===== design/flow/design.v =====
module clk_divider(
    input clk,
    input reset,
    output clk_d
);
    parameter 
		limit = 32'hbaa;  
	 reg [31:0] counter;
	 reg clk_buf;
	 assign clk_d = clk_buf;
    always @ (posedge clk) begin
      if (reset) begin
        counter = 32'h0;
        clk_buf <= 1'b0;
      end
      else begin
        counter = counter + 1;
        if(counter == (limit / 2) ) begin
            clk_buf <= !clk_buf;
            counter = 32'h0;
        end
      end
    end
endmodule
module sinewave_rom_do (
    input [4:0] address,
    output reg [3:0] data
);
    always @ (address) begin
        case (address)
            5'h0: data = 4'h8;
            5'h1: data = 4'h9;
            5'h2: data = 4'hA;
            5'h3: data = 4'hC;
            5'h4: data = 4'hD;
            5'h5: data = 4'hE;
            5'h6: data = 4'hE;
            5'h7: data = 4'hF;
            5'h8: data = 4'hF;
            5'h9: data = 4'hF;
            5'ha: data = 4'hE;
            5'hb: data = 4'hE;
            5'hc: data = 4'hD;
            5'hd: data = 4'hC;
            5'he: data = 4'hA;
            5'hf: data = 4'h9;
            5'h10: data = 4'h7;
            5'h11: data = 4'h6;
            5'h12: data = 4'h5;
            5'h13: data = 4'h3;
            5'h14: data = 4'h2;
            5'h15: data = 4'h1;
            5'h16: data = 4'h1;
            5'h17: data = 4'h0;
            5'h18: data = 4'h0;
            5'h19: data = 4'h0;
            5'h1a: data = 4'h1;
            5'h1b: data = 4'h1;
            5'h1c: data = 4'h2;
            5'h1d: data = 4'h3;
            5'h1e: data = 4'h5;
            5'h1f: data = 4'h6;
            default: data = 4'hX;
        endcase
    end
endmodule
`timescale 1ns / 1ps
module Paddle(
    input btn_left,
    input btn_right,
    input reset,
    input clk,
    input tick,
    output [9:0] pos
    );
	reg [9:0] position;
	assign pos = position;
	always @ (posedge clk) begin
		if(reset)begin
			position <= 10'd270;  
		end
		else if(tick) begin
		if(btn_left && position > 10)begin
			position <= position - 10;
		end
		else if (btn_right && position < 640 - 100 - 10)begin
			position <= position + 10;
		end
		end
	end
endmodule
`timescale 1ns / 1ps
module ball(
	input [9:0] paddle_x,
   	input reset,
   	input start,
   	input clk,
	input tick,
  	output [9:0] x_out,
   	output [9:0] y_out,
	output erase_enable,
	output [5:0] e_pos,
	output reg [2:0] play_sound1,
	output reg [1:0] active_data
   	);
	parameter
		SCREEN_W = 640,
		SCREEN_H = 480,
		BALL_SIZE = 7,
		BLOCK_SPACING_X = 10'd40,
		BLOCK_SPACING_Y = 10'd20,
		FIRST_ROW_Y = 10'd40,
		SECOND_ROW_Y = 10'd90,		
		THIRD_ROW_Y = 10'd140,
		FOURTH_ROW_Y = 10'd190,
		FIFTH_ROW_Y = 10'd240,
		BLOCK_WIDTH = 10'd80,
		BLOCK_HEIGHT = 10'd30;
	reg [9:0] ball_x;	
	reg [9:0] ball_y;
	reg signed [9:0] ball_dx;
	reg signed [9:0] ball_dy;
	reg [9:0] ball_x_q;
	reg [9:0] ball_y_q;
	reg erase_e_q;
	reg [5:0] erase_pos_q;
	reg [2:0] snd;
	reg [1:0] adata;
	assign x_out = ball_x_q;
	assign y_out = ball_y_q;
	reg erase_e;
	reg [5:0] erase_pos;
	reg [5:0] address;
	reg win;
	reg [1:0] active [24:0];
	reg [9:0] temp1;
	reg [9:0] temp2;
	reg [5:0] i;
	reg start_movement;
	assign e_pos = erase_pos_q;
	assign erase_enable = erase_e_q;
	always @ (posedge clk) begin
		ball_x = ball_x_q;
		ball_y = ball_y_q;
		erase_e = erase_e_q;
		erase_pos = erase_pos_q;
		snd = play_sound1;
		adata = active_data;
		if(reset)begin
			ball_x = 10'd270;
			ball_y = 10'd440 - BALL_SIZE;
			ball_dx = -10'd1;
			ball_dy = -10'd1;
			start_movement = 0;
			erase_e = 0;
			address = 6'd0;
			snd = 3'b000;
			for (i = 0; i < 20; i = i + 1) begin
				active[i] = 0;			
			end
		end
		else if(tick) begin
		erase_e = 0;
		if(start)
			start_movement = 1;
		if(!start_movement)begin
			ball_x = paddle_x + BALL_SIZE + 10'd40;
		end
		if(start_movement)begin
			if((ball_x) <= 0 || ball_x >= SCREEN_W - BALL_SIZE)  
			begin
				ball_dx = ball_dx * -1;
			end
			if(ball_y <= 1)  
			begin
				snd = 3'b001;
				ball_dy = ball_dy * -1;
			end
			if(ball_y > SCREEN_H - BALL_SIZE)  
			begin
				snd = 3'b100;
				ball_dy = 0;
			end	
			address = address + 10'd1;
			if(address >= 10'd10)
				address = 10'd0;
				if (address<5) begin
					temp1 = FIRST_ROW_Y;	
					temp2 = BLOCK_SPACING_X + (BLOCK_WIDTH + BLOCK_SPACING_X) *address;			
				end
				else if (address < 10) begin
					temp1 = SECOND_ROW_Y;
					temp2 = BLOCK_SPACING_X + (BLOCK_WIDTH + BLOCK_SPACING_X) *(address-5);
				end
				if(active[address] < 3) begin
					if(
						(ball_y >= temp1  && ball_y <= (temp1 + BLOCK_HEIGHT) )  && 
						(( (ball_x + BALL_SIZE) >= (temp2) && (ball_x - BALL_SIZE) <= temp2 ) 
							||	
							( (ball_x + BALL_SIZE) >= (temp2 + BLOCK_WIDTH) && (ball_x - BALL_SIZE) <= (temp2 + BLOCK_WIDTH) )
							)
					) begin
						erase_e = 1;
						erase_pos = address;
						ball_dx = ball_dx * -1;
						active[address] = active[address] + 1;
						snd = active[address];
						adata = active[address];
					end
					else if ( (ball_x >= temp2 && ball_x <= (temp2 + BLOCK_WIDTH)) && 
					(( (ball_y + BALL_SIZE) >= (temp1) && (ball_y - BALL_SIZE) <= temp1 ) || 
						( (ball_y + BALL_SIZE) >= (temp1 + BLOCK_HEIGHT) && (ball_y - BALL_SIZE) <= (temp1 + BLOCK_HEIGHT) )
					))
					begin
						erase_e = 1;
						erase_pos = address;
						ball_dy = ball_dy * -1;
						active[address] = active[address] + 1;
						snd = active[address];
						adata = active[address];
					end
				end
				if (address<5) begin
					temp1 = THIRD_ROW_Y;	
					temp2 = BLOCK_SPACING_X + (BLOCK_WIDTH + BLOCK_SPACING_X) *(address);			
				end
				else if (address < 10) begin
					temp1 = FOURTH_ROW_Y;
					temp2 = BLOCK_SPACING_X + (BLOCK_WIDTH + BLOCK_SPACING_X) *(address-5);
				end
				if(active[address + 10'd10] < 3) begin
					if(
						(ball_y >= temp1  && ball_y <= (temp1 + BLOCK_HEIGHT) )  && 
						(( (ball_x + BALL_SIZE) >= (temp2) && (ball_x - BALL_SIZE) <= temp2 ) 
							||	
							( (ball_x + BALL_SIZE) >= (temp2 + BLOCK_WIDTH) && (ball_x - BALL_SIZE) <= (temp2 + BLOCK_WIDTH) )
							)
					) begin
						erase_e = 1;
						erase_pos = address + 10'd10;
						ball_dx = ball_dx * -1;
						active[address + 10'd10] = active[address + 10'd10] + 1;
						snd = active[address + 10'd10];
						adata = active[address + 10'd10];
					end
					else if ( (ball_x >= temp2 && ball_x <= (temp2 + BLOCK_WIDTH)) && 
					(( (ball_y + BALL_SIZE) >= (temp1) && (ball_y - BALL_SIZE) <= temp1 ) || 
						( (ball_y + BALL_SIZE) >= (temp1 + BLOCK_HEIGHT) && (ball_y - BALL_SIZE) <= (temp1 + BLOCK_HEIGHT) )
					))
					begin
						erase_e = 1;
						erase_pos = address + 10'd10;
						ball_dy = ball_dy * -1;
						active[address + 10'd10] = active[address + 10'd10] + 1;
						snd = active[address + 10'd10];
						adata = active[address + 10'd10];
					end
				end
			win = 1;
			for (i = 0; i < 20; i = i + 1) begin
					if (active[i] < 3)
						win = 0;
			end
			if( ball_dy > 0 && (ball_x > paddle_x && ball_x < (paddle_x + 100)) && ( ( (ball_y + BALL_SIZE) >= 10'd439 && (ball_y - BALL_SIZE) < 10'd440) ) )  
			begin
				ball_dy = ball_dy * -1;
				snd = 3'b100;
				if ((ball_x < paddle_x + 25 || ball_x > paddle_x + 75) && (ball_dx == 1 || ball_dx == -1)) begin
					ball_dx = ball_dx * 2;
				end
				else if (ball_dx == 2) begin
					ball_dx = 1;
				end
				else if (ball_dx == -2) begin
					ball_dx = -1;
				end
			end
			if (win) begin
				ball_dx = 10'd0;
				ball_dy = 10'd0;
			end
			ball_x = ball_x + ball_dx;
			ball_y = ball_y + ball_dy;
		end
		end
		ball_x_q <= ball_x;
		ball_y_q <= ball_y;
		erase_e_q <= erase_e;
		erase_pos_q <= erase_pos;
		play_sound1 <= snd;
		active_data <= adata;
	end
endmodule
`timescale 1ns / 1ps
module VGA(
   input clk,
   output reg [5:0] RGB,
   output reg hsync,
   output reg vsync,
	output [9:0] hor_count,
	output [9:0] ver_count,
	input [2:0] rgb_in,
	input [9:0] paddle_pos,
	input [9:0] ball_x,
	input [9:0] ball_y,
	input reset,
	input active_write_enable,
	input [5:0] active_position,
	input [1:0] active_data
);
	parameter
		BALL_SIZE = 7,
		BLOCK_SPACING_X = 10'd40,
		BLOCK_WIDTH = 10'd80,
		BLOCK_HEIGHT = 10'd30,
		FIRST_ROW_Y = 10'd40,
		SECOND_ROW_Y = 10'd90,		
		THIRD_ROW_Y = 10'd140,
		FOURTH_ROW_Y = 10'd190,
		FIFTH_ROW_Y = 10'd240;
	reg [9:0] hcount;
	reg [9:0] vcount;
	assign hor_count = hcount;
	assign ver_count = vcount;
	reg [9:0] data_x [19:0];
	reg [9:0] data_y [19:0];
	reg [2:0] active [19:0];
	reg [4:0] i;
	reg [4:0] j;
	reg [5:0] block_colors [24:0];
	always @ (posedge clk) begin
		if(active_write_enable)
			active[active_position] <= active_data;
		if (reset) begin
			for (i = 0; i < 20; i = i + 1) begin
				if(i < 5) begin
					data_x[i] <= BLOCK_SPACING_X + (BLOCK_SPACING_X + BLOCK_WIDTH) * i;
					data_y[i] <= FIRST_ROW_Y;
					block_colors[i] <= 6'b001001;
					active[i] <= 0;
				end
				else if (i < 10) begin
					data_x[i] <= BLOCK_SPACING_X + ((BLOCK_SPACING_X + BLOCK_WIDTH) * (i-5));
					data_y[i] <= SECOND_ROW_Y;					
					block_colors[i] <= 6'b110101;
					active[i] <= 0;
				end
				else if (i < 15) begin
					data_x[i] <= BLOCK_SPACING_X + ((BLOCK_SPACING_X + BLOCK_WIDTH) * (i-10));
					data_y[i] <= THIRD_ROW_Y;					
					block_colors[i] <= 6'b011111;
					active[i] <= 0;
				end
				else if (i < 20) begin
					data_x[i] <= BLOCK_SPACING_X + ((BLOCK_SPACING_X + BLOCK_WIDTH) * (i-15));
					data_y[i] <= FOURTH_ROW_Y;					
					block_colors[i] <= 6'b100101;
					active[i] <= 0;
				end
				else if (i < 25) begin
					data_x[i] <= BLOCK_SPACING_X + ((BLOCK_SPACING_X + BLOCK_WIDTH) * (i-20));
					data_y[i] <= FIFTH_ROW_Y;					
					block_colors[i] <= 6'b000010;
					active[i] <= 0;
				end
			end
		end
	end
    always @ ( posedge clk)
    begin 
      if (reset) begin
        hcount = 0;
        vcount = 0;
        hsync = 1;
        vsync = 1;
        RGB = 6'b000;
      end
      else begin
      if (hcount == 799) begin
            hcount = 0;
            if (vcount == 524) begin
                vcount = 0;
				end
            else begin
                vcount = vcount + 1;
            end
			end
        else begin
            hcount = hcount + 1;
        end
        if (vcount >= 490 && vcount < 492) begin
            vsync = 0;
        end
        else begin
            vsync = 1;
        end
        if (hcount >= 656 && hcount < 752) begin
            hsync = 0;
        end
        else begin
            hsync = 1;
        end
        if (hcount < 640 && vcount < 480) begin
            RGB = 6'b000; 
        		if(vcount >= ball_y && vcount <= (ball_y + BALL_SIZE) 
        			&& hcount >= ball_x && hcount <= (ball_x + BALL_SIZE) )
        			RGB = 6'b111000; 
				if(vcount > 440 && vcount < 450 && 
					hcount > paddle_pos && hcount < paddle_pos + 100)begin 
					RGB = 6'b100001; 
				end
				else begin
				for (j = 0; j < 20; j = j + 1) begin
						if(active[j] != 2'b11 && (vcount >= data_y[j] && vcount <= (data_y[j] + BLOCK_HEIGHT)) 
							&& hcount >= data_x[j] && hcount <= (data_x[j] + BLOCK_WIDTH))
						begin
							RGB = block_colors[j] + active[j] + 6'b000001;
						end
				end
				end
        end
        else begin
            RGB = 6'b000;
        end
      end
    end
endmodule
`timescale 1ns / 1ps
module breakout(
		input clk,
		input reset_button,
		input start_button,
		input left_button,
		input right_button,
		input ball_tick,
		input paddle_tick,
		output [5:0] RGB,
		output hsync,
		output vsync,
		output [3:0] tono
    );
	wire [5:0] rgb;
	wire hs;
	wire vs;
	wire [9:0] hcount; 
	wire [9:0] vcount;
	wire [9:0] paddle_pos;
	wire [9:0] ball_x;
	wire [9:0] ball_y;
	wire erase_enable;
	wire [5:0] erase_pos;	
	Paddle pd(left_button, right_button, reset_button, clk, paddle_tick, paddle_pos);
	wire [2:0] data;
	wire [2:0] play_sound1;
	wire [1:0] active_data;
	ball bola(paddle_pos, reset_button, start_button, clk, ball_tick, ball_x, ball_y, erase_enable, erase_pos, play_sound1, active_data);
	assign data = 3'b000;
	VGA vga(clk, rgb, hs, vs, hcount, vcount, data, paddle_pos, ball_x, ball_y, reset_button, erase_enable, erase_pos, active_data);
	assign RGB = rgb;
	assign hsync = hs;
	assign vsync = vs;
	wire clk_out_do;
	wire clk_out_re;
	wire clk_out_mi;
	wire clk_out_sol;
	clk_divider #(.limit(32'hBAA)) clk_do (
			.clk(clk),
			.reset(reset_button),
			.clk_d(clk_out_do)
	);
	clk_divider #(.limit(32'hA64)) clk_re (
			.clk(clk),
			.reset(reset_button),
			.clk_d(clk_out_re)
	);
	clk_divider #(.limit(32'h941)) clk_mi (
			.clk(clk),
			.reset(reset_button),
			.clk_d(clk_out_mi)
	);
	clk_divider #(.limit(32'h7C9)) clk_sol ( 
			.clk(clk),
			.reset(reset_button),
			.clk_d(clk_out_sol)
	);
	reg [4:0] address_audio;
	reg temp;
	reg temp_prev;
	sinewave_rom_do rom_tono(address_audio, tono);
	always @(posedge clk) 
	begin
		if (reset_button)
			address_audio <= 5'd0;
		else if (temp && !temp_prev)
			address_audio <= address_audio + 1;
	end	
	always @ (posedge clk) begin
		if (reset_button) begin
			temp <= 0;
			temp_prev <= 0;
		end
		else begin
			temp_prev <= temp;
			case(play_sound1)
				3'b001: temp <= clk_out_do;
				3'b010: temp <= clk_out_re;
				3'b011: temp <= clk_out_mi;
				3'b100: temp <= clk_out_sol;
				default: temp <= 0;
			endcase
		end
	end
endmodule

===== design/flow/run.sh =====
#!/bin/bash
# the make line also repeats each setting of config.mk as NAME=value (left out here)
make -C /OpenROAD-flow-scripts/flow DESIGN_CONFIG=/design/flow/config.mk WORK_HOME=/design/flow/orfs CLKGATE_MAP_FILE= finish

===== design/flow/config.mk =====
export PLATFORM = sky130hd
export DESIGN_NAME = breakout
export DESIGN_NICKNAME = breakout
export VERILOG_FILES = /design/flow/design.v
export SDC_FILE = /design/flow/constraint.sdc
export NUM_CORES = 4
export LEC_CHECK = 0
export ABC_AREA = 1
export CAP_MARGIN = 20
export CELL_PAD_IN_SITES_DETAIL_PLACEMENT = 0
export CELL_PAD_IN_SITES_GLOBAL_PLACEMENT = 0
export CORE_ASPECT_RATIO = 0.97
export CORE_MARGIN = 2
export CORE_UTILIZATION = 72
export CTS_CLUSTER_DIAMETER = 381
export GPL_ROUTABILITY_DRIVEN = 1
export HOLD_SLACK_MARGIN = -0.09
export MAX_ROUTING_LAYER = met4
export PLACE_DENSITY_LB_ADDON = 0.09
export SETUP_SLACK_MARGIN = 3.32
export SLEW_MARGIN = 20
export TNS_END_PERCENT = 5

===== design/flow/constraint.sdc =====
create_clock -name core_clock -period 12.2 [get_ports {clk}]
set_input_delay 2.4400 -clock core_clock [delete_from_list [all_inputs] [get_ports {clk}]]
set_output_delay 2.4400 -clock core_clock [all_outputs]
set_load 0.01 [all_outputs]

==> results of run 1 <==
## timing repair
| action | 4_1_cts | 5_1_grt |
|---|---|---|
| buffers inserted | 98 | 40 |
| pin swaps | 86 | 77 |
| setup endpoints to repair | 100 | 101 |
| resized | 163 | 89 |
| gates cloned | 5 | 0 |
## metal layers
layer | global-route usage | vias to the layer above | wire length (µm)
met5 | - | - | 0
met4 | 0.251 | 0 | 7100
met3 | 0.0815 | 651 | 11800
met2 | 0.700 | 2280 | 46800
met1 | 0.534 | 15900 | 40600
li1 | - | 16400 | -
## per-stage QoR
stage	setup TNS, ns	utilization	setup WS (ns)
6_report	0	0.831	0.436
5_1_grt	-0.228	0.831	-0.228
4_1_cts	0	0.816	1.50
3_5_place_dp	-0.00507	0.754	-0.00507
3_3_place_gp	0	0.754	0.250
2_1_floorplan	0	-	1.87
## cell type report
cell class,count,share of cell area
inverters,776,0.0798
clock inverters,14,0.00396
well taps,585,0.0198
flip-flops and latches,346,0.195
clock buffers,57,0.0319
repair buffers,232,0.0526
multi-input cells,3654,0.617
==> results_dict.tcl, run 1 <==
# metrics dict for downstream scripts
set metrics [dict create \
    layout-area-overhead-vs-synth_pct 14.2 \
    ys_sh_adder 0.157 \
    openroad.warnings 88 \
    worst_setup_hold_path_clk_slew_ns 0.06 \
    flop_area_um2 7210 \
    tritoncts.num_buffers 41 \
    sink_of_the_worst_hold_path "clk_do.counter[0]" \
    share_comb_of_total_power 0.759 \
    dp_hpwl_um 72800 \
    post_synth_main_area_contributors "sky130_fd_sc_hd__dfxtp_1 20%, sky130_fd_sc_hd__ha_1 15%, sky130_fd_sc_hd__nand2_1 10%" \
    post_synth_and_or_nand_nor_area_fraction 0.286 \
    cell_internal_pwr_mw 5.10 \
    num_io_pins 19 \
    overflow 0 \
    worstSetupEndpoint "bola.ball_y_q[9]" \
    post-synth-top-count-cell "sky130_fd_sc_hd__nand2_1" \
    synth.top_cell.area_share 0.197 \
    hold_path.startpoint "clk_do.counter[0]" \
    fp_util 0.728 \
    clock_tree.buffer_depth 3 \
    maxSlewViolCount 0 \
    max-slew-margin-rel 0.270 \
    count_of_clock_tree_sinks 346 \
    syn_std_cell_area_um2 32300 \
    cts.hold.buffers_added 0 \
    ys_seq_share 0.223 \
    gp_congestion 1.17 \
    detailedRoute.firstIterationViolations 4643 \
    ys.flop_type "sky130_fd_sc_hd__dfxtp_1" \
    hold_path_depth 1 \
    root_buf_cell "sky130_fd_sc_hd__clkbuf_16" \
    first_global_vias 32500 \
    vias 35200 \
    yosys-stat-area_um2 32300 \
    instances_no_fill 5664 \
    clock_tree_from_tritoncts "done" \
    routed_via_density 6.22 \
    sequentialPower_mw 1.43 \
    detailedRoute.firstPassIterationCount 10 \
    post_place_cells 5450 \
    worst-path-buf-inv 20 \
    ant_nets 0 \
    fillCellCount 3035 \
    rsz0062_at_grt "yes" \
    combinationalPower_mw 8.34 \
    cp-startpoint "bola.address[0]" \
    syn-mean-instance-area_um2 6.64 \
    power.switching_mw 5.89 \
    final_design_area_no_fill_um2 36900 \
    largest_area_cell "sky130_fd_sc_hd__dfxtp_1" \
    netSwitchingFraction 0.536 \
    critical_path.top_delay_family "simple AND/OR/NAND/NOR gates" \
    syn_inst 4873 \
    synth-edff-count 27 \
    critical_path_required_ns 12.72 \
    critical_path_class "reg2reg" \
    critical_path.startpoint_type "register" \
    detail_route.drc_violations 0 \
    timing.fmax_mhz 85.0 \
    yosys-mux-area-fraction 0 \
    max-cap-violations 0 \
    static-leakage-power_nw 17.6 \
    initial_antenna_violation_count 0 \
    layout.nets 5457 \
    die_area_um2 46600 \
    row_count 76 \
    yosys-top-cells-count "904 x sky130_fd_sc_hd__nand2_1, 753 x sky130_fd_sc_hd__inv_1, 604 x sky130_fd_sc_hd__nor2_1" \
    ff2ff_setup_slack_ns 0.44 \
    power_leader "combinational cells" \
    async_flop_share 0 \
    grt_pass1_wl_um 162000 \
    critical_path.reg2reg.endpoint "bola.ball_y_q[9]" \
    finalCritPeriodShare 0.964 \
    largest_net_degree_at_the_start_of_global_routing 86 \
    crit_path_top_delay_cell "sky130_fd_sc_hd__fa_1" \
    fin_total_pwr_mw 11.0 \
    htreeDepth 2 \
    post_dp_cell_area_um2 33500 \
    routed_wire_length_per_instance_um 18.8 \
    cpMostUsedCell "sky130_fd_sc_hd__inv_2" \
    critical_path.max_fanout 9 \
    worstSetupEndpointType "register" \
    worst-path-stages 82 \
    clkLatencyLatePin_ns 0.61 \
    insertedDiodeCount 0 \
    synth_stat.cells 4873 \
    holdWs_ns 0.447 \
    synth-warning-count 13 \
    max_slew.worst_pin.slew_ns 1.08 \
    r2r-start "bola.address[0]" \
    finalSetupViolations 0 \
    worst_r2r_path_depth 82 \
    number_of_library_cell_types_mapped_by_synthesis 81 \
    route.final.wire_length_um 106000 \
    ys_ff 346 \
    clock-skew-final_ns 0.0384 \
    power.share.clock 0.111 \
    max_stage_delay_ns 0.57 \
    track_usage 0.443 \
    die_w_um 219 \
    seqPwrFrac 0.130 \
    area.combinational_um2 22800 \
    fp.dieH_um 213 \
    post_synth_xor_area_fraction 0.0697 \
    cp_data_arrival_time_ns 12.29 \
    dominant_comb_cell "simple AND/OR/NAND/NOR gates" \
    hp-class "reg2reg" \
    peakVddDrop_uv 291 \
    pwr.group.clock_mw 1.22 \
    outcome "finished clean" \
    core_area_um2 44400 \
    post-route-min-period_ns 11.76 \
    placement.io_buffers 18 \
    power_density_nw_per_um2 298 \
    finalHoldViolCount 0 \
    post_synthesis_compound_gate_area_fraction 0.156 \
]
==> run 2, diff against run 1 <==
Settings changed: ABC_AREA 1 to unset, CELL_PAD_IN_SITES_DETAIL_PLACEMENT 0 to unset, CELL_PAD_IN_SITES_GLOBAL_PLACEMENT 0 to unset, CORE_ASPECT_RATIO 0.97 to unset, CORE_UTILIZATION 72 to 58, CTS_CLUSTER_DIAMETER 381 to unset, GPL_ROUTABILITY_DRIVEN 1 to unset, HOLD_SLACK_MARGIN -0.09 to unset, MAX_ROUTING_LAYER met4 to unset, PLACE_DENSITY_LB_ADDON 0.09 to unset, SETUP_SLACK_MARGIN 3.32 to unset.
Clock period 12.2 ns to 37.2 ns, I/O delays scaled along.
==> run 2 against run 1 <==
Against the previous run: first-iteration DRC count shrank 31%; clock power shrank 66%; count of clock-buffer cells in the layout shrank 4.
==> results_dict.tcl, run 2 <==
# metrics dict for downstream scripts
set metrics [dict create \
    hp-class "reg2reg" \
    synth-edff-count 27 \
    cp-startpoint "start_button" \
    critical_path_required_ns 37.69 \
    holdWs_ns 0.448 \
    yosys-top-cells-count "512 x sky130_fd_sc_hd__nor2_1, 421 x sky130_fd_sc_hd__nand2_1, 387 x sky130_fd_sc_hd__ha_1" \
    ys_ff 346 \
    post-route-min-period_ns 20.73 \
    worst_setup_hold_path_clk_slew_ns 0.06 \
    die_w_um 242 \
    post_synthesis_compound_gate_area_fraction 0.225 \
    post_place_cells 4932 \
    core_area_um2 56100 \
    syn-mean-instance-area_um2 7.64 \
    share_comb_of_total_power 0.613 \
    max-cap-violations 0 \
    first_global_vias 29500 \
    finalHoldViolCount 0 \
    power_leader "combinational cells" \
    synth.top_cell.area_share 0.195 \
    fin_total_pwr_mw 2.26 \
    power.switching_mw 1.08 \
    ys.flop_type "sky130_fd_sc_hd__dfxtp_1" \
    critical_path.startpoint_type "primary input" \
    peakVddDrop_uv 83.0 \
    critical_path.top_delay_family "AND-OR/OR-AND gates" \
    cts.hold.buffers_added 0 \
    instances_no_fill 5009 \
    crit_path_top_delay_cell "sky130_fd_sc_hd__nor2_4" \
    yosys-stat-area_um2 32800 \
    fillCellCount 5173 \
    largest_area_cell "sky130_fd_sc_hd__dfxtp_1" \
    clkLatencyLatePin_ns 0.58 \
    worstSetupEndpoint "bola.ball_x_q[9]" \
    synth-warning-count 13 \
    detailedRoute.firstPassIterationCount 9 \
    row_count 87 \
    ff2ff_setup_slack_ns 18.58 \
    clock_tree.buffer_depth 3 \
    fp_util 0.584 \
    worst-path-buf-inv 5 \
    initial_antenna_violation_count 2 \
    async_flop_share 0 \
    syn_inst 4290 \
    track_usage 0.342 \
    max_stage_delay_ns 0.62 \
    max_slew.worst_pin.slew_ns 1.11 \
    vias 31900 \
    post_synth_main_area_contributors "sky130_fd_sc_hd__dfxtp_1 19%, sky130_fd_sc_hd__ha_1 15%, sky130_fd_sc_hd__nor2_1 5.9%" \
    sink_of_the_worst_hold_path "clk_mi.counter[0]" \
    final_design_area_no_fill_um2 34900 \
    clock_tree_from_tritoncts "done" \
    netSwitchingFraction 0.478 \
    critical_path.reg2reg.endpoint "bola.ball_x_q[9]" \
    count_of_clock_tree_sinks 346 \
    seqPwrFrac 0.202 \
    root_buf_cell "sky130_fd_sc_hd__clkbuf_16" \
    grt_pass1_wl_um 163000 \
    post_dp_cell_area_um2 33500 \
    insertedDiodeCount 0 \
    gp_congestion 1.05 \
    detail_route.drc_violations 0 \
    worst-path-stages 51 \
    cp_data_arrival_time_ns 21.21 \
    routed_wire_length_per_instance_um 20.5 \
    rsz0062_at_grt "no" \
    post_synth_and_or_nand_nor_area_fraction 0.251 \
    overflow 0 \
    max-slew-margin-rel 0.251 \
    syn_std_cell_area_um2 32800 \
    maxSlewViolCount 0 \
    finalSetupViolations 0 \
    largest_net_degree_at_the_start_of_global_routing 73 \
    hold_path.startpoint "clk_mi.counter[0]" \
    post_synth_xor_area_fraction 0.0868 \
    power_density_nw_per_um2 64.8 \
    openroad.warnings 87 \
    placement.io_buffers 18 \
    finalSetupTns_ns 0 \
    dp_hpwl_um 76900 \
    cell_internal_pwr_mw 1.18 \
    worst_r2r_path_depth 62 \
    ys_seq_share 0.220 \
    layout.nets 4626 \
    tritoncts.num_buffers 42 \
    combinationalPower_mw 1.39 \
    synth_stat.cells 4290 \
    die_area_um2 58400 \
    worstSetupEndpointType "register" \
    routed_via_density 6.38 \
    route.final.wire_length_um 103000 \
    yosys-mux-area-fraction 0.0179 \
    pwr.group.clock_uw 417 \
    hold_path_depth 1 \
    layout-area-overhead-vs-synth_pct 6.65 \
    num_io_pins 19 \
    critical_path.max_fanout 39 \
    outcome "finished clean" \
    finalCritPeriodShare 0.557 \
    static-leakage-power_nw 14.0 \
    sequentialPower_uw 458 \
    postCtsSetupBuffers 0 \
    fp.dieH_um 242 \
    detailedRoute.firstIterationViolations 3197 \
    cts.repair.resized 0 \
    power.share.clock 0.184 \
    critical_path_class "in2reg" \
    timing.fmax_mhz 48.2 \
    ant_nets 0 \
    ys_sh_adder 0.155 \
    htreeDepth 2 \
    post-synth-top-count-cell "sky130_fd_sc_hd__nor2_1" \
    clock-skew-final_ns 0.0152 \
    r2r-start "bola.address[0]" \
    dominant_comb_cell "simple AND/OR/NAND/NOR gates" \
    number_of_library_cell_types_mapped_by_synthesis 117 \
    cpMostUsedCell "sky130_fd_sc_hd__a21oi_1" \
]
==> run 2: metal layers <==
| metal | wire, µm | part of all wire | GRT usage | vias up |
|---|---|---|---|---|
| li1 | - | - | - | 15500 |
| met1 | 45700 | 0.45 | 0.481 | 14900 |
| met2 | 44400 | 0.43 | 0.527 | 1300 |
| met3 | 9040 | 0.088 | 0.0613 | 230 |
| met4 | 3480 | 0.034 | 0.112 | 2 |
| met5 | 10 | 0.000097 | 0 | - |
==> run 2: area by class of cell <==
| type | instances | area (µm²) | area share |
|---|---|---|---|
| clock buffer | 53 | 1140 | 0.0328 |
| clock inverter | 24 | 236 | 0.00677 |
| inverter | 178 | 668 | 0.0191 |
| multi-input combinational | 3583 | 24200 | 0.692 |
| sequential | 346 | 7200 | 0.206 |
| tap | 756 | 946 | 0.0271 |
| timing repair buffer | 69 | 564 | 0.0162 |
==> run 2: per-stage QoR <==
step | util | worst slack [ns]
final | 0.623 | 16.47
after global routing | 0.623 | 15.49
after CTS | 0.623 | 16.34
after detailed placement | 0.598 | 15.87
after global placement | 0.598 | 16.36
after floorplan | - | 19.51
==> run 3, diff against run 2 <==
Settings changed: CORE_UTILIZATION 58 to 60, SETUP_SLACK_MARGIN set to 5.0, TNS_END_PERCENT 5 to unset.
Clock period 37.2 ns to 22.0 ns, I/O delays scaled along.
==> run 3 against run 2 <==
Against the previous run: clock skew grew 0.013 ns; count of clock-buffer cells in the layout is the same; design area grew 0.13%; non-clock buffer count grew 5; critical path depth grew 13; cell count shrank 1.1%; global-route usage grew 1.4 points; via count grew 0.37%; register-to-register slack lost 13 ns; combinational power grew 71%; sequential power grew 69%; critical endpoint unchanged; highest routed layer is now met4.
==> results_dict.tcl, run 3 <==
# metrics dict for downstream scripts
set metrics [dict create \
    critical_path.startpoint_type "register" \
    maxSlewViolCount 0 \
    route.final.wire_length_um 103000 \
    die_area_um2 56500 \
    worstSetupEndpoint "bola.ball_x_q[9]" \
    post_synth_main_area_contributors "sky130_fd_sc_hd__dfxtp_1 19%, sky130_fd_sc_hd__ha_1 15%, sky130_fd_sc_hd__nor2_1 5.9%" \
    yosys-stat-area_um2 32800 \
    synth-warning-count 13 \
    die_w_um 238 \
    initial_antenna_violation_count 3 \
    holdWs_ns 0.447 \
    outcome "finished clean" \
    row_count 85 \
    clock-skew-final_ns 0.0285 \
    syn_std_cell_area_um2 32800 \
    ant_nets 0 \
    fp_util 0.608 \
    timing.fmax_mhz 62.2 \
    hold_path.startpoint "clk_mi.counter[0]" \
    critical_path.top_delay_family "AND-OR/OR-AND gates" \
    track_usage 0.355 \
    max_stage_delay_ns 0.79 \
    worst_setup_hold_path_clk_slew_ns 0.07 \
    sequentialPower_uw 774 \
    cpMostUsedCell "sky130_fd_sc_hd__ha_1" \
    clock_tree.buffer_depth 3 \
    layout-area-overhead-vs-synth_pct 6.78 \
    yosys-top-cells-count "512 x sky130_fd_sc_hd__nor2_1, 421 x sky130_fd_sc_hd__nand2_1, 387 x sky130_fd_sc_hd__ha_1" \
    ys.flop_type "sky130_fd_sc_hd__dfxtp_1" \
    post-synth-top-count-cell "sky130_fd_sc_hd__nor2_1" \
    dp_hpwl_um 77100 \
    overflow 0 \
    detailedRoute.firstPassIterationCount 6 \
    dominant_comb_cell "simple AND/OR/NAND/NOR gates" \
    postLayoutCoreUtil 0.649 \
    sink_of_the_worst_hold_path "clk_mi.counter[0]" \
    crit_path_top_delay_cell "sky130_fd_sc_hd__and3_1" \
    worst-path-stages 64 \
    clock_tree_from_tritoncts "done" \
    layout.nets 4629 \
    finalCritPeriodShare 0.731 \
    largest_net_degree_at_the_start_of_global_routing 63 \
    critical_path.max_fanout 27 \
    clkLatencyLatePin_ns 0.59 \
    synth.top_cell.area_share 0.195 \
    yosys-mux-area-fraction 0.0179 \
    htreeDepth 2 \
    share_comb_of_total_power 0.618 \
    combinationalPower_mw 2.38 \
    openroad.warnings 87 \
    finalSetupTns_ns 0 \
    peakVddDrop_uv 135 \
    num_io_pins 19 \
    power_leader "combinational cells" \
    fp.dieH_um 238 \
    worstSetupEndpointType "register" \
    synth_stat.cells 4290 \
    power.switching_mw 1.85 \
    post_synthesis_compound_gate_area_fraction 0.225 \
    core_area_um2 53900 \
    cell_internal_pwr_mw 2.01 \
    post_dp_cell_area_um2 33400 \
    hp-class "reg2reg" \
    static-leakage-power_nw 14.0 \
    count_of_clock_tree_sinks 346 \
    rsz0062_at_grt "no" \
    final_design_area_no_fill_um2 35000 \
    cp_data_arrival_time_ns 16.56 \
    syn-mean-instance-area_um2 7.64 \
    ys_ff 346 \
    placement.io_buffers 18 \
    finalHoldViolCount 0 \
    synth-edff-count 27 \
    root_buf_cell "sky130_fd_sc_hd__clkbuf_16" \
    fin_total_pwr_mw 3.86 \
    max-slew-margin-rel 0.278 \
    gp_congestion 1.06 \
    worst-path-buf-inv 6 \
    ff2ff_setup_slack_ns 5.93 \
    seqPwrFrac 0.201 \
    worst_r2r_path_depth 64 \
    max_slew.worst_pin.slew_ns 1.08 \
    power.share.clock 0.181 \
    number_of_library_cell_types_mapped_by_synthesis 117 \
    post_synth_and_or_nand_nor_area_fraction 0.251 \
    post_synth_xor_area_fraction 0.0868 \
    cp-startpoint "bola.address[1]" \
    post-route-min-period_ns 16.07 \
    netSwitchingFraction 0.480 \
    ys_seq_share 0.220 \
    finalSetupViolations 0 \
    grt_pass1_wl_um 161000 \
    detailedRoute.firstIterationViolations 3088 \
    pwr.group.clock_uw 698 \
    largest_area_cell "sky130_fd_sc_hd__dfxtp_1" \
    first_global_vias 29200 \
    async_flop_share 0 \
    critical_path_class "reg2reg" \
    critical_path_required_ns 22.49 \
    tritoncts.num_buffers 40 \
    syn_inst 4290 \
    critical_path.reg2reg.endpoint "bola.ball_x_q[9]" \
    vias 32100 \
    r2r-start "bola.address[1]" \
    routed_wire_length_per_instance_um 20.8 \
    ys_sh_adder 0.155 \
    detail_route.drc_violations 0 \
    power_density_nw_per_um2 110 \
    max-cap-violations 0 \
    routed_via_density 6.47 \
    hold_path_depth 1 \
]
-- run 3: through the flow --
stage | setup WS [ns] | std cells
floorplan | 7.28 | 4292
global placement | 4.56 | 4870
detailed placement | 4.06 | 4870
CTS | 5.07 | 4944
global route | 5.06 | 4951
finish | 5.93 | 4953
-- run 3: timing repair --
action,4_1_cts,5_1_grt
hold buffers,0,0
buffers inserted,0,7
endpoints found under the setup margin,10,13
resized,9,21
pin swaps,0,2
-- run 3: per-layer routing --
layer / wire length, µm / track usage / share of wire / up-vias
met1: 46500 / 0.504 / 0.45 / 14900
met4: 3550 / 0.129 / 0.035 / 0
met2: 43300 / 0.535 / 0.42 / 1414
met3: 9520 / 0.0655 / 0.093 / 220
li1: - / - / - / 15500
met5: 0 / 0 / 0 / -
-- run 3: area by class of cell --
class / instances / area, µm²
timing repair buffer: 74 / 609
inverter: 178 / 676
antenna: 2 / 5.00
tap: 696 / 871
sequential: 346 / 7200
clock buffer: 53 / 1100
fill: 4815 / 18900
clock inverter: 21 / 258
multi-input combinational: 3583 / 24300
==> run 4, diff against run 3 <==
Settings changed: CORE_UTILIZATION 60 to 22, SETUP_SLACK_MARGIN 5.0 to unset.
Clock period 22.0 ns to 40.4 ns, I/O delays scaled along.
==> run 4 against run 3 <==
Against the previous run: sequential cell count is the same; design area grew 4.6%; clock skew shrank 0.0022 ns; first-iteration DRC count shrank 7.0%; via count shrank 0.31%; die size grew to 2.7 times the previous value; count of clock-buffer cells in the layout grew 12; power shrank 44%; register-to-register slack gained 16 ns; global-route usage shrank 22 points; routed wire length grew 7.4%; synthesized cell count is the same.
==> results_dict.tcl, run 4 <==
# metrics dict for downstream scripts
set metrics [dict create \
    ant_nets 0 \
    post_synth_main_area_contributors "sky130_fd_sc_hd__dfxtp_1 19%, sky130_fd_sc_hd__ha_1 15%, sky130_fd_sc_hd__nor2_1 5.9%" \
    hold_path_depth 1 \
    root_buf_cell "sky130_fd_sc_hd__clkbuf_16" \
    r2r-start "bola.address[0]" \
    number_of_library_cell_types_mapped_by_synthesis 117 \
    hold_path.startpoint "clk_mi.counter[0]" \
    finalHoldViolCount 0 \
    max-cap-violations 0 \
    maxSlewViolCount 0 \
    worstSetupEndpointType "register" \
    clock_tree_from_tritoncts "done" \
    grt_pass1_wl_um 172000 \
    timing.fmax_mhz 48.1 \
    peakVddDrop_uv 50.2 \
    post_synth_xor_area_fraction 0.0868 \
    power_density_nw_per_um2 58.6 \
    clock_tree.buffer_depth 3 \
    syn_inst 4290 \
    yosys-mux-area-fraction 0.0179 \
    clock-skew-final_ns 0.0264 \
    openroad.warnings 85 \
    detail_route.drc_violations 0 \
    post-synth-top-count-cell "sky130_fd_sc_hd__nor2_1" \
    worst-path-stages 55 \
    ys_ff 346 \
    die_w_um 390 \
    synth-edff-count 27 \
    cts.repair.resized 0 \
    layout-area-overhead-vs-synth_pct 11.7 \
    track_usage 0.140 \
    syn_std_cell_area_um2 32800 \
    critical_path.reg2reg.endpoint "bola.ball_x_q[9]" \
    insertedDiodeCount 0 \
    first_global_vias 29900 \
    critical_path.top_delay_family "AND-OR/OR-AND gates" \
    dp_hpwl_um 83800 \
    combinationalPower_mw 1.30 \
    flop_area_um2 7200 \
    worstSetupEndpoint "bola.ball_x_q[9]" \
    synth_stat.cells 4290 \
    placement.io_buffers 18 \
    max_slew.worst_pin.slew_ns 1.16 \
    tritoncts.num_buffers 45 \
    static-leakage-power_nw 14.1 \
    count_of_clock_tree_sinks 346 \
    layout.nets 4636 \
    detailedRoute.firstIterationViolations 2872 \
    dominant_comb_cell "simple AND/OR/NAND/NOR gates" \
    htreeDepth 2 \
    synth-warning-count 13 \
    rsz0062_at_grt "no" \
    yosys-top-cells-count "512 x sky130_fd_sc_hd__nor2_1, 421 x sky130_fd_sc_hd__nand2_1, 387 x sky130_fd_sc_hd__ha_1" \
    finalCritPeriodShare 0.515 \
    ys_sh_adder 0.155 \
    async_flop_share 0 \
    ys.flop_type "sky130_fd_sc_hd__dfxtp_1" \
    syn-mean-instance-area_um2 7.64 \
    route.final.wire_length_um 111000 \
    post_synthesis_compound_gate_area_fraction 0.225 \
    outcome "finished clean" \
    synth.top_cell.area_share 0.195 \
    ff2ff_setup_slack_ns 22.09 \
    cp_data_arrival_time_ns 21.31 \
    fp.dieH_um 390 \
    worst_setup_hold_path_clk_slew_ns 0.06 \
    detailedRoute.firstPassIterationCount 6 \
    largest_area_cell "sky130_fd_sc_hd__dfxtp_1" \
    finalSetupViolations 0 \
    die_area_um2 152000 \
    max_stage_delay_ns 0.55 \
    power_leader "combinational cells" \
    routed_via_density 5.16 \
    fp_util 0.222 \
    share_comb_of_total_power 0.608 \
    post-route-min-period_ns 20.79 \
    largest_net_degree_at_the_start_of_global_routing 61 \
    post_synth_and_or_nand_nor_area_fraction 0.251 \
    core_area_um2 148000 \
    num_io_pins 19 \
    netSwitchingFraction 0.479 \
    gp_congestion 0.960 \
    crit_path_top_delay_cell "sky130_fd_sc_hd__clkdlybuf4s50_1" \
    power.share.clock 0.195 \
    critical_path_class "in2reg" \
    critical_path.max_fanout 24 \
    yosys-stat-area_um2 32800 \
    fillCellCount 16200 \
    routed_wire_length_per_instance_um 17.8 \
    critical_path.startpoint_type "primary input" \
    overflow 0 \
    sink_of_the_worst_hold_path "clk_mi.counter[0]" \
    hp-class "reg2reg" \
    row_count 141 \
    ys_seq_share 0.220 \
    cts.hold.buffers_added 0 \
    seqPwrFrac 0.197 \
    critical_path_required_ns 40.92 \
    worst_r2r_path_depth 66 \
    fin_total_pwr_mw 2.14 \
    sequentialPower_uw 422 \
    power.switching_mw 1.03 \
    initial_antenna_violation_count 0 \
    max-slew-margin-rel 0.217 \
    finalSetupTns_ns 0 \
    pwr.group.clock_uw 418 \
    postCtsSetupBuffers 0 \
    clkLatencyLatePin_ns 0.60 \
    area.combinational_um2 24200 \
    cell_internal_pwr_mw 1.12 \
    worst-path-buf-inv 8 \
    cp-startpoint "start_button" \
    vias 32000 \
]
-- run 4: layout make-up --
cell class              instances  area share
multi-input cells            3583       0.660
flip-flops and latches        346       0.197
well taps                    1930      0.0660
clock buffers                  65      0.0378
inverters                     178      0.0183
repair buffers                 76      0.0169
clock inverters                16     0.00434
-- run 4: metrics by stage --
stage               area, µm²  setup slack [ns]  hold WS [ns]   util  cells
finish                  36600             19.61         0.455  0.248   6194
CTS                     36600             19.80         0.454  0.248   6194
detailed placement      35100             19.23         0.445  0.237   6113
floorplan               32800             22.07         0.418      -   4292
global placement        35100             19.58         0.435  0.237   6113
global route            36600             18.44         0.477  0.248   6194
-- run 4: per-layer routing --
| layer | global-route usage | wire, µm | vias up |
|---|---|---|---|
| li1 | - | - | 15500 |
| met1 | 0.190 | 50400 | 15200 |
| met2 | 0.226 | 49600 | 1012 |
| met3 | 0.0180 | 7000 | 191 |
| met4 | 0.0483 | 3550 | 0 |
| met5 | 0 | 0 | - |
==> run 5, diff against run 4 <==
Settings changed: ABC_AREA set to 1, CAP_MARGIN 20 to 5, CELL_PAD_IN_SITES_DETAIL_PLACEMENT set to 0, CELL_PAD_IN_SITES_GLOBAL_PLACEMENT set to 0, CORE_ASPECT_RATIO set to 0.97, CORE_UTILIZATION 22 to 72, CTS_CLUSTER_DIAMETER set to 381, GPL_ROUTABILITY_DRIVEN set to 1, HOLD_SLACK_MARGIN set to 0.27, MAX_ROUTING_LAYER set to met4, PLACE_DENSITY_LB_ADDON set to 0.02, SETUP_SLACK_MARGIN set to 1.32.
Clock period 40.4 ns to 12.2 ns, I/O delays scaled along.
==> run 5 against run 4 <==
Against the previous run: now fails the layout checks on negative setup slack; routed wire length shrank 0.52%; combinational power grew to 6.5 times the previous value; non-clock buffer count grew 153; critical path depth grew 27; count of clock-buffer cells in the layout shrank 12; sequential power grew to 3.4 times the previous value; global-route usage grew 31 points; design area grew 0.70%; sequential share of layout area shrank 0.11 points; via count grew 12%; worst setup slack lost 20 ns; sequential cell count is the same; largest cell class unchanged.
==> results_dict.tcl, run 5 <==
# metrics dict for downstream scripts
set metrics [dict create \
    outcome "complete, but fails checks" \
    layout.failed_checks "negative setup slack" \
    met3_usage 0.0876 \
    critical_path.reg2reg.endpoint "bola.ball_y_q[9]" \
    static-leakage-power_nw 17.7 \
    worstSetupEndpointType "register" \
    critical_path_required_ns 12.68 \
    grt_pass1_wl_um 165000 \
    finalHoldViolCount 0 \
    dp_hpwl_um 73200 \
    finalCritPeriodShare 1.01 \
    ys_ff 346 \
    largest_area_cell "sky130_fd_sc_hd__dfxtp_1" \
    route.final.wire_length_um 110000 \
    clock_tree.buffer_depth 3 \
    ys_sh_adder 0.157 \
    power.switching_mw 6.01 \
    critical_path.max_fanout 9 \
    ys.flop_type "sky130_fd_sc_hd__dfxtp_1" \
    detailedRoute.firstPassIterationCount 10 \
    post_synth_xor_area_fraction 0.0697 \
    max_stage_delay_ns 0.55 \
    pwr.group.clock_mw 1.24 \
    placement.setup.worst_slack_ns -0.222 \
    clock-skew-final_ns 0.0288 \
    hp-class "reg2reg" \
    syn_std_cell_area_um2 32300 \
    power.share.clock 0.111 \
    synth-warning-count 13 \
    cell_internal_pwr_mw 5.15 \
    post-synth-top-count-cell "sky130_fd_sc_hd__nand2_1" \
    num_io_pins 19 \
    finalSetupTns_ns -0.393 \
    cp_data_arrival_time_ns 12.84 \
    root_buf_cell "sky130_fd_sc_hd__clkbuf_16" \
    area.combinational_um2 22700 \
    globalRouteMet2Util 0.712 \
    combinationalPower_mw 8.49 \
    worst-path-buf-inv 22 \
    yosys-mux-area-fraction 0 \
    synth-edff-count 27 \
    rsz0062_at_grt "yes" \
    final_design_area_no_fill_um2 36900 \
    tritoncts.num_buffers 40 \
    fillCellCount 2903 \
    track_usage 0.451 \
    synth.top_cell.area_share 0.197 \
    post_synth_and_or_nand_nor_area_fraction 0.286 \
    r2r-start "bola.address[0]" \
    worst_r2r_path_depth 82 \
    max-slew-margin-rel 0.239 \
    sequentialPower_mw 1.43 \
    routed_wire_length_per_instance_um 19.4 \
    share_comb_of_total_power 0.761 \
    hold_path.startpoint "clk_mi.counter[0]" \
    postLayoutCoreUtil 0.830 \
    post_place_cells 5467 \
    post_dp_cell_area_um2 33400 \
    openroad.warnings 87 \
    die_area_um2 46600 \
    critical_path.top_delay_family "simple AND/OR/NAND/NOR gates" \
    die_w_um 219 \
    instances_no_fill 5660 \
    grt.busiest_layer "met2" \
    max-cap-violations 0 \
    row_count 76 \
    holdWs_ns 0.453 \
    fin_total_pwr_mw 11.2 \
    syn-mean-instance-area_um2 6.64 \
    vias 35700 \
    critical_path.startpoint_type "register" \
    power_density_nw_per_um2 303 \
    finalSetupViolations 3 \
    post_synth_main_area_contributors "sky130_fd_sc_hd__dfxtp_1 20%, sky130_fd_sc_hd__ha_1 15%, sky130_fd_sc_hd__nand2_1 10%" \
    htreeDepth 2 \
    clkLatencyLatePin_ns 0.59 \
    sink_of_the_worst_hold_path "clk_mi.counter[0]" \
    cp-startpoint "bola.address[0]" \
    critical_path_class "reg2reg" \
    initial_antenna_violation_count 0 \
    fp.dieH_um 213 \
    placement.io_buffers 18 \
    timing.fmax_mhz 80.9 \
    core_area_um2 44400 \
    yosys-stat-area_um2 32300 \
    largest_net_degree_at_the_start_of_global_routing 85 \
    layout-area-overhead-vs-synth_pct 14.0 \
    post-route-min-period_ns 12.36 \
    gr-usage-met1 0.539 \
    layout.nets 5452 \
    ys_seq_share 0.223 \
    netSwitchingFraction 0.538 \
    first_global_vias 33000 \
    overflow 0 \
    insertedDiodeCount 0 \
    count_of_clock_tree_sinks 346 \
    flop_area_um2 7210 \
    number_of_library_cell_types_mapped_by_synthesis 81 \
    peakVddDrop_uv 279 \
    worst-path-stages 82 \
    yosys-top-cells-count "904 x sky130_fd_sc_hd__nand2_1, 753 x sky130_fd_sc_hd__inv_1, 604 x sky130_fd_sc_hd__nor2_1" \
    routed_via_density 6.31 \
    finalWorstSetupSlack_ns -0.161 \
    gp_congestion 1.10 \
    detail_route.drc_violations 0 \
    power_leader "combinational cells" \
    post_synthesis_compound_gate_area_fraction 0.156 \
    worstSetupEndpoint "bola.ball_y_q[9]" \
    cpMostUsedCell "sky130_fd_sc_hd__nand2_1" \
    ff2ff_setup_slack_ns -0.16 \
    max_slew.worst_pin.slew_ns 1.13 \
    synth_stat.cells 4873 \
    maxSlewViolCount 0 \
    fp_util 0.728 \
    dominant_comb_cell "simple AND/OR/NAND/NOR gates" \
    hold_path_depth 1 \
    clock_tree_from_tritoncts "done" \
    syn_inst 4873 \
    worst_setup_hold_path_clk_slew_ns 0.06 \
    async_flop_share 0 \
    seqPwrFrac 0.128 \
    crit_path_top_delay_cell "sky130_fd_sc_hd__a21oi_1" \
    detailedRoute.firstIterationViolations 4382 \
    ant_nets 0 \
]
## run 5: cell type report
| cell class | count | area share |
|---|---|---|
| Multi-Input combinational cell | 3653 | 0.616 |
| Tap cell | 585 | 0.0199 |
| Clock inverter | 18 | 0.00513 |
| Clock buffer | 53 | 0.0304 |
| Inverter | 776 | 0.0795 |
| Sequential cell | 346 | 0.196 |
| Timing Repair Buffer | 229 | 0.0536 |
## run 5: layer usage
metal,wire [µm],part of all wire
met5,0,0
met4,8190,0.075
met3,12700,0.12
met2,47800,0.44
met1,41200,0.37
## run 5: what timing repair did
item                                    CTS  global route
setup buffers                            82            32
resized                                 169           107
cloned                                    4             3
endpoints found under the setup margin   20            19
pin swaps                                86            81
hold buffers                              0             0
==> run 6, diff against run 5 <==
Settings changed: CAP_MARGIN 5 to 20, CTS_CLUSTER_DIAMETER 381 to 358, HOLD_SLACK_MARGIN 0.27 to unset, PLACE_DENSITY_LB_ADDON 0.02 to 0.09, SETUP_SLACK_MARGIN 1.32 to unset.
Clock period 12.2 ns to 13.5 ns, I/O delays scaled along.
==> run 6 against run 5 <==
Against the previous run: the run now finishes clean; critical path depth increased by 1; die size did not move; cell count fell by 2.7%; sequential share of layout area grew 1.2 points; synthesized cell count did not move; clock power decreased by 6%; worst hold slack better by 0.011 ns; design area down 5.9%; register-to-register slack gained 0.93 ns; first-iteration DRC count down 12%; clock skew rose by 0.0038 ns; maximum frequency shrank 2.9%.
==> results_dict.tcl, run 6 <==
# metrics dict for downstream scripts
set metrics [dict create \
    post_synth_xor_area_fraction 0.0697 \
    yosys-stat-area_um2 32300 \
    tritoncts.num_buffers 40 \
    detail_route.drc_violations 0 \
    worstSetupEndpoint "bola.ball_x_q[9]" \
    max-cap-violations 0 \
    netSwitchingFraction 0.543 \
    post_synth_main_area_contributors "sky130_fd_sc_hd__dfxtp_1 20%, sky130_fd_sc_hd__ha_1 15%, sky130_fd_sc_hd__nand2_1 10%" \
    die_w_um 219 \
    sequentialPower_mw 1.28 \
    synth_stat.cells 4873 \
    static-leakage-power_nw 16.7 \
    layout.nets 5301 \
    first_global_vias 30900 \
    num_io_pins 19 \
    post_synthesis_compound_gate_area_fraction 0.156 \
    route.final.wire_length_um 97500 \
    crit_path_top_delay_cell "sky130_fd_sc_hd__fa_1" \
    maxSlewViolCount 0 \
    hold_path_depth 2 \
    detailedRoute.firstPassIterationCount 7 \
    placement.setup.worst_slack_ns 0.0806 \
    grt_pass1_wl_um 153000 \
    clock_tree_from_tritoncts "done" \
    syn-mean-instance-area_um2 6.64 \
    critical_path.max_fanout 30 \
    ant_nets 0 \
    power.switching_mw 4.48 \
    post-synth-top-count-cell "sky130_fd_sc_hd__nand2_1" \
    yosys-mux-area-fraction 0 \
    fp_util 0.728 \
    routed_wire_length_per_instance_um 17.7 \
    post-route-min-period_ns 12.73 \
    layout-area-overhead-vs-synth_pct 7.27 \
    vias 33500 \
    number_of_library_cell_types_mapped_by_synthesis 81 \
    ff2ff_setup_slack_ns 0.77 \
    fillCellCount 3366 \
    finalWorstSetupSlack_ns 0.769 \
    cell_internal_pwr_mw 3.77 \
    dominant_comb_cell "simple AND/OR/NAND/NOR gates" \
    initial_antenna_violation_count 0 \
    worstSetupEndpointType "register" \
    worst-path-stages 83 \
    outcome "finished clean" \
    worst-path-buf-inv 13 \
    ys_ff 346 \
    cp-startpoint "bola.address[0]" \
    cpMostUsedCell "sky130_fd_sc_hd__nand2_1" \
    routed_via_density 6.08 \
    cp_data_arrival_time_ns 13.20 \
    dp_hpwl_um 71800 \
    max-slew-margin-rel 0.197 \
    fin_total_pwr_mw 8.25 \
    power_leader "combinational cells" \
    max_stage_delay_ns 0.54 \
    worst_r2r_path_depth 83 \
    hold_path.startpoint "clk_re.clk_buf" \
    yosys-top-cells-count "904 x sky130_fd_sc_hd__nand2_1, 753 x sky130_fd_sc_hd__inv_1, 604 x sky130_fd_sc_hd__nor2_1" \
    fp.dieH_um 213 \
    finalHoldViolCount 0 \
    power.share.clock 0.141 \
    synth-warning-count 13 \
    finalSetupViolations 0 \
    power_density_nw_per_um2 238 \
    combinationalPower_mw 5.81 \
    clkLatencyLatePin_ns 0.59 \
    critical_path.reg2reg.endpoint "bola.ball_x_q[9]" \
    openroad.warnings 85 \
    count_of_clock_tree_sinks 346 \
    sink_of_the_worst_hold_path "clk_re.clk_buf" \
    synth.top_cell.area_share 0.197 \
    critical_path_required_ns 13.97 \
    critical_path_class "reg2reg" \
    ys.flop_type "sky130_fd_sc_hd__dfxtp_1" \
    syn_inst 4873 \
    placement.io_buffers 18 \
    synth-edff-count 27 \
    max_slew.worst_pin.slew_ns 1.19 \
    async_flop_share 0 \
    pwr.group.clock_mw 1.17 \
    finalCritPeriodShare 0.943 \
    gp_congestion 1.10 \
    largest_area_cell "sky130_fd_sc_hd__dfxtp_1" \
    ys_sh_adder 0.157 \
    row_count 76 \
    track_usage 0.416 \
    overflow 0 \
    post_synth_and_or_nand_nor_area_fraction 0.286 \
    insertedDiodeCount 0 \
    root_buf_cell "sky130_fd_sc_hd__clkbuf_16" \
    core_area_um2 44400 \
    htreeDepth 2 \
    detailedRoute.firstIterationViolations 3867 \
    postLayoutCoreUtil 0.781 \
    peakVddDrop_uv 284 \
    syn_std_cell_area_um2 32300 \
    timing.fmax_mhz 78.5 \
    clock_tree.buffer_depth 3 \
    hp-class "reg2reg" \
    die_area_um2 46600 \
    worst_setup_hold_path_clk_slew_ns 0.06 \
    seqPwrFrac 0.155 \
    share_comb_of_total_power 0.704 \
    finalSetupTns_ns 0 \
    ys_seq_share 0.223 \
    r2r-start "bola.address[0]" \
    critical_path.top_delay_family "simple AND/OR/NAND/NOR gates" \
    largest_net_degree_at_the_start_of_global_routing 74 \
    clock-skew-final_ns 0.0326 \
    critical_path.startpoint_type "register" \
]
run 6: final cells by class:
type	count	area [µm²]	share of cell area
Tap cell	585	732	0.0211
Clock inverter	26	352	0.0101
Clock buffer	46	1030	0.0298
Timing Repair Buffer	77	633	0.0182
Inverter	776	2930	0.0844
Sequential cell	346	7200	0.208
Multi-Input combinational cell	3654	21800	0.629
run 6: through the flow:
stage / hold slack (ns) / instance area (µm²) / instances
2_1_floorplan: 0.417 / 32300 / 4875
3_3_place_gp: 0.426 / 33000 / 5413
3_5_place_dp: 0.438 / 33000 / 5413
4_1_cts: 0.462 / 34400 / 5485
5_1_grt: 0.494 / 34700 / 5510
6_report: 0.463 / 34700 / 5510
run 6: repair_timing:
action,in CTS,in global routing
resized,1,35
gates cloned,0,3
endpoints found under the hold margin,0,0
setup buffers,0,22
hold buffers,0,0
setup endpoints to repair,1,18
pin swaps,0,11
run 6: layer usage:
layer / GRT usage / part of all wire / wire, µm / vias to the layer above
met3: 0.0679 / 0.096 / 9380 / 391
met1: 0.515 / 0.40 / 39500 / 15200
met5: - / 0 / 0 / -
met2: 0.665 / 0.44 / 43400 / 1756
li1: - / - / - / 16100
met4: 0.196 / 0.055 / 5330 / 0
==> run 7, diff against run 6 <==
Settings changed: CAP_MARGIN 20 to 0, CELL_PAD_IN_SITES_DETAIL_PLACEMENT 0 to unset, CELL_PAD_IN_SITES_GLOBAL_PLACEMENT 0 to unset, CORE_ASPECT_RATIO 0.97 to unset, CTS_CLUSTER_DIAMETER 358 to unset, GPL_ROUTABILITY_DRIVEN 1 to unset, MAX_ROUTING_LAYER met4 to unset, PLACE_DENSITY_LB_ADDON 0.09 to 0.13, SETUP_SLACK_MARGIN set to 0.94.
Clock period 13.5 ns to 12.5 ns, I/O delays scaled along.
==> run 7 against run 6 <==
Against the previous run: still clean; maximum frequency increased by 7.7%; synthesized cell count stayed put; global-route usage down 1.1 points; die size hardly changed; sequential cell count stayed put; power grew 25%; worst hold slack got worse by 0.013 ns.
==> results_dict.tcl, run 7 <==
# metrics dict for downstream scripts
set metrics [dict create \
    critical_path.max_fanout 12 \
    root_buf_cell "sky130_fd_sc_hd__clkbuf_16" \
    die_w_um 216 \
    core_area_um2 44300 \
    finalHoldViolCount 0 \
    placement.io_buffers 18 \
    tritoncts.num_buffers 40 \
    cp-startpoint "bola.address[0]" \
    clock-skew-final_ns 0.0295 \
    max_stage_delay_ns 0.50 \
    post_synth_main_area_contributors "sky130_fd_sc_hd__dfxtp_1 20%, sky130_fd_sc_hd__ha_1 15%, sky130_fd_sc_hd__nand2_1 10%" \
    cell_internal_pwr_mw 4.78 \
    fp_util 0.730 \
    cp_data_arrival_time_ns 12.35 \
    vias 34400 \
    syn-mean-instance-area_um2 6.64 \
    post_synthesis_compound_gate_area_fraction 0.156 \
    detailedRoute.firstIterationViolations 4043 \
    syn_inst 4873 \
    power_leader "combinational cells" \
    largest_net_degree_at_the_start_of_global_routing 73 \
    critical_path.reg2reg.endpoint "bola.ball_y_q[9]" \
    synth.top_cell.area_share 0.197 \
    num_io_pins 19 \
    layout.nets 5372 \
    power.share.clock 0.129 \
    worstSetupEndpointType "register" \
    post-synth-top-count-cell "sky130_fd_sc_hd__nand2_1" \
    worst-path-stages 85 \
    timing.fmax_mhz 84.6 \
    sequentialPower_mw 1.40 \
    finalSetupTns_ns 0 \
    ant_nets 0 \
    yosys-stat-area_um2 32300 \
    grt_pass1_wl_um 156000 \
    async_flop_share 0 \
    initial_antenna_violation_count 0 \
    seqPwrFrac 0.136 \
    post_synth_xor_area_fraction 0.0697 \
    rsz0062_at_grt "yes" \
    r2r-start "bola.address[0]" \
    dp_hpwl_um 72000 \
    post-route-min-period_ns 11.82 \
    fp.dieH_um 216 \
    post_synth_and_or_nand_nor_area_fraction 0.286 \
    crit_path_top_delay_cell "sky130_fd_sc_hd__fa_1" \
    ff2ff_setup_slack_ns 0.68 \
    share_comb_of_total_power 0.735 \
    fin_total_pwr_mw 10.3 \
    gp_congestion 1.07 \
    critical_path_class "reg2reg" \
    overflow 0 \
    postLayoutCoreUtil 0.817 \
    detailedRoute.firstPassIterationCount 10 \
    die_area_um2 46600 \
    openroad.warnings 87 \
    clkLatencyLatePin_ns 0.60 \
    worst_setup_hold_path_clk_slew_ns 0.06 \
    static-leakage-power_nw 17.2 \
    row_count 77 \
    cpMostUsedCell "sky130_fd_sc_hd__nand2_1" \
    clock_tree_from_tritoncts "done" \
    critical_path.top_delay_family "simple AND/OR/NAND/NOR gates" \
    number_of_library_cell_types_mapped_by_synthesis 81 \
    critical_path_required_ns 13.03 \
    hold_path.startpoint "clk_do.counter[0]" \
    hold_path_depth 1 \
    routed_wire_length_per_instance_um 18.3 \
    post_dp_cell_area_um2 33200 \
    pwr.group.clock_mw 1.33 \
    htreeDepth 2 \
    route.final.wire_length_um 102000 \
    ys_seq_share 0.223 \
    power.switching_mw 5.51 \
    ys.flop_type "sky130_fd_sc_hd__dfxtp_1" \
    finalSetupViolations 0 \
    insertedDiodeCount 0 \
    syn_std_cell_area_um2 32300 \
    track_usage 0.406 \
    count_of_clock_tree_sinks 346 \
    combinationalPower_mw 7.56 \
    finalWorstSetupSlack_ns 0.679 \
    worstSetupEndpoint "bola.ball_y_q[9]" \
    placement.setup.worst_slack_ns -0.136 \
    finalCritPeriodShare 0.946 \
    netSwitchingFraction 0.536 \
    synth-edff-count 27 \
    max_slew.worst_pin.slew_ns 1.09 \
    largest_area_cell "sky130_fd_sc_hd__dfxtp_1" \
    max-cap-violations 0 \
    detail_route.drc_violations 0 \
    power_density_nw_per_um2 284 \
    final_design_area_no_fill_um2 36200 \
    worst-path-buf-inv 20 \
    dominant_comb_cell "simple AND/OR/NAND/NOR gates" \
    maxSlewViolCount 0 \
    clock_tree.buffer_depth 3 \
    critical_path.startpoint_type "register" \
    yosys-top-cells-count "904 x sky130_fd_sc_hd__nand2_1, 753 x sky130_fd_sc_hd__inv_1, 604 x sky130_fd_sc_hd__nor2_1" \
    synth-warning-count 13 \
    ys_sh_adder 0.157 \
    layout-area-overhead-vs-synth_pct 12.0 \
    outcome "finished clean" \
    yosys-mux-area-fraction 0 \
    sink_of_the_worst_hold_path "clk_do.counter[0]" \
    synth_stat.cells 4873 \
    first_global_vias 31900 \
    worst_r2r_path_depth 85 \
    routed_via_density 6.15 \
    cts.hold.buffers_added 0 \
    hp-class "reg2reg" \
    peakVddDrop_uv 255 \
    ys_ff 346 \
    max-slew-margin-rel 0.268 \
]
run 7: layout make-up:
cell class | instances | area, µm²
clock buffer | 51 | 1120
clock inverter | 20 | 360
fill | 3119 | 8110
inverter | 776 | 2940
multi-input combinational | 3652 | 22600
sequential | 346 | 7210
tap | 592 | 741
timing repair buffer | 150 | 1260
run 7: timing repair:
item,CTS,global route
gates cloned,1,0
setup endpoints to repair,17,19
gates resized,61,191
buffers inserted,21,46
pin swaps,22,84
run 7: layer usage:
layer / global-route usage / vias to the layer above / routed length, µm
li1: - / 16300 / -
met1: 0.498 / 15500 / 38800
met2: 0.677 / 2029 / 45400
met3: 0.0646 / 601 / 10700
met4: 0.228 / 0 / 7170
met5: 0 / - / 0
run 7: metrics by stage:
step | hold WS [ns] | instances
6_report | 0.451 | 5587
5_1_grt | 0.462 | 5587
4_1_cts | 0.453 | 5541
3_5_place_dp | 0.439 | 5448
3_3_place_gp | 0.431 | 5448
2_1_floorplan | 0.417 | 4875
Power figures rest on the tool's default switching activity, not on a simulated workload.
